## maple
## my_top_architecture
module my_top_architecture (
    input clock,
    input resetn,
    input tunning,  
    input mode_switch,  
    input increment_button,  
    output wire [47:0] segment_out
);
wire [31:0] main_counter;
wire [31:0] seconds_counter;
wire [31:0] minutes_counter;
wire [31:0] hours_counter;
wire enable_seconds_counter;
wire enable_minutes_counter;
wire enable_hours_counter;
wire increment_signal;  
edge_detector edge_detector_inst (
    .clock(clock),
    .resetn(resetn),
    .increment_button(increment_button),
    .tunning(tunning),
    .increment_signal(increment_signal)
);
my_counter #(
    .counter_size(31),
    .counter_limit(32'd999)  
) main_counter_inst (
    .clock(clock),
    .resetn(resetn),
    .enable(1'b1),  
    .counter(main_counter)
);
my_signal_pulse #(
    .signal_period_one(32'd999)  
) my_signal_pulse_inst (
    .clock(clock),
    .resetn(resetn),
    .counter(main_counter),
    .signal_gen(enable_seconds_counter)  
);
my_counter #(
    .counter_size(31),
    .counter_limit(32'd59)  
) seconds_counter_inst (
    .clock(clock),
    .resetn(resetn),
    .enable(enable_seconds_counter && !tunning),  
    .counter(seconds_counter)
);
assign enable_minutes_counter = (enable_seconds_counter && (seconds_counter == 32'd59) && !tunning);
my_counter #(
    .counter_size(31),
    .counter_limit(32'd59)
) minutes_counter_inst (
    .clock(clock),
    .resetn(resetn),
    .enable(enable_minutes_counter || (increment_signal && mode_switch)),  
    .counter(minutes_counter)
);
assign enable_hours_counter = (enable_minutes_counter && (minutes_counter == 32'd59) && !tunning);
my_counter #(
    .counter_size(31),
    .counter_limit(32'd23)  
) hours_counter_inst (
    .clock(clock),
    .resetn(resetn),
    .enable(enable_hours_counter || (increment_signal && !mode_switch)),  
    .counter(hours_counter)
);
my_decoder my_decoder_inst (
    .clock(clock),
    .resetn(resetn),
    .seconds_in(seconds_counter),
    .minutes_in(minutes_counter),
    .hours_in(hours_counter),
    .segment_out(segment_out)
);
endmodule
Size: roughly 2600 cells after synthesis, ~170 flip-flops, roughly 53 I/O pins, ~17000 µm² of cells after synthesis.
clock: 10.7 ns
lec_check: 0
abc_area: 1
cap_margin: 35
core_margin: 6
core_utilization: 58
cts_cluster_diameter: 387
cts_cluster_size: 97
gpl_routability_driven: 0
max_routing_layer: met5
min_routing_layer: met1
setup_slack_margin: -0.95
slew_margin: 5
tns_end_percent: 15
run.sh (not shown) runs the stock make flow with config.mk's settings and CLKGATE_MAP_FILE=.
Every stage of maple finished as expected; the final checks, on the other hand, flagged setup timing, which means the layout fails.
> inputs changed (maple -> umber)
==> flow/config.mk <==
export PLATFORM = sky130hd
export DESIGN_NAME = my_top_architecture
export DESIGN_NICKNAME = my_top_architecture
export VERILOG_FILES = /design/flow/design.v
export SDC_FILE = /design/flow/constraint.sdc
export NUM_CORES = 4
export LEC_CHECK = 0
export ABC_AREA = 1
export CAP_MARGIN = 20
export CORE_MARGIN = 2
export CORE_UTILIZATION = 72
export CTS_CLUSTER_SIZE = 73
export GPL_ROUTABILITY_DRIVEN = 1
export MAX_ROUTING_LAYER = met5
export MIN_ROUTING_LAYER = met1
export PLACE_DENSITY_LB_ADDON = 0.05
export SETUP_SLACK_MARGIN = -0.51
export SLEW_MARGIN = 5
### Flow results
umber is listed as incomplete: the tool reported an error in 5_1_grt and the run ended there. Number of gates given a new drive strength after cts: umber vs maple up 15. Width of the die for umber is lower than for maple. Re count of mapped cells out of synthesis: no difference whatsoever between umber and maple. Compared with maple, in umber floorplan die area now smaller, effective utilization at floorplan now larger, buffer count from post-CTS setup fixing now larger. On core outline area, umber does better than maple. Total cell area at the placement stage was higher in the run labelled maple.
> inputs changed (umber -> garnet)
==> flow/config.mk <==
export PLATFORM = sky130hd
export DESIGN_NAME = my_top_architecture
export DESIGN_NICKNAME = my_top_architecture
export VERILOG_FILES = /design/flow/design.v
export SDC_FILE = /design/flow/constraint.sdc
export NUM_CORES = 4
export LEC_CHECK = 0
export ABC_AREA = 1
export CAP_MARGIN = 35
export CORE_MARGIN = 6
export CORE_UTILIZATION = 16
export CTS_CLUSTER_DIAMETER = 387
export CTS_CLUSTER_SIZE = 20
export GPL_ROUTABILITY_DRIVEN = 0
export MAX_ROUTING_LAYER = met5
export MIN_ROUTING_LAYER = met1
export PLACE_DENSITY = 0.52
export SETUP_SLACK_MARGIN = -0.95
export SLEW_MARGIN = 5
export TNS_END_PERCENT = 15
[summary]
- garnet finished all stages; however, its layout fails the closing checks, the failures being setup timing.
- umber → garnet: count of unique library cells instantiated by Yosys comparable, number of standard-cell rows in the floorplan went up, number of instances resized during post-cts repair decreased by 15 relative to the old numbers, total cell area reported by yosys after synthesis was more or less identical.
- From umber to garnet the numbers moved as follows: die area rose 90000 µm², standard cell core area rose 82000 µm², cell count after placement rose 1157, fraction of synthesis flops using an asynchronous set or reset pin about even.
- Cmp umber and garnet / floorplan utilization / lower: garnet
The following lists how lagoon was set up differently from garnet:
--- a/flow/config.mk
+++ b/flow/config.mk
@@ -8,7 +8,7 @@
 export ABC_AREA = 1
-export CAP_MARGIN = 35
+export CAP_MARGIN = 0
+export CELL_PAD_IN_SITES_DETAIL_PLACEMENT = 2
 export CORE_MARGIN = 6
-export CORE_UTILIZATION = 16
-export CTS_CLUSTER_DIAMETER = 387
-export CTS_CLUSTER_SIZE = 20
+export CORE_UTILIZATION = 34
+export CTS_CLUSTER_SIZE = 75
 export GPL_ROUTABILITY_DRIVEN = 0
@@ -16,5 +16,5 @@
 export MIN_ROUTING_LAYER = met1
-export PLACE_DENSITY = 0.52
-export SETUP_SLACK_MARGIN = -0.95
+export PLACE_DENSITY_LB_ADDON = 0.05
+export SETUP_SLACK_MARGIN = 0.49
 export SLEW_MARGIN = 5
-export TNS_END_PERCENT = 15
+export TNS_END_PERCENT = 20
==> flow/constraint.sdc <==
create_clock -name core_clock -period 14.4 [get_ports {clock}]
set_input_delay 2.8800 -clock core_clock [delete_from_list [all_inputs] [get_ports {clock}]]
set_output_delay 2.8800 -clock core_clock [all_outputs]
set_load 0.01 [all_outputs]
--- outcome ---
lagoon: all stages complete, timing, DRC and antenna checks passed. lagoon: post-synthesis to final-layout area growth is 23 points lower than what garnet reported. Relative to garnet, number of cells traversed by the worst register-to-register path increased by 1 in lagoon. The run showing the greater met2 wire length is lagoon. Higher transition time at the pin with the least slew margin goes to garnet over lagoon. Changes observed in lagoon relative to garnet: starting density of the core picked up an extra 18 points, met2 layer usage reported by global route saw an increase, worst hold slack now larger. Looking at smallest setup slack after layout, lagoon sits above garnet. Count of antenna diodes in the layout, lagoon and garnet: higher on lagoon.
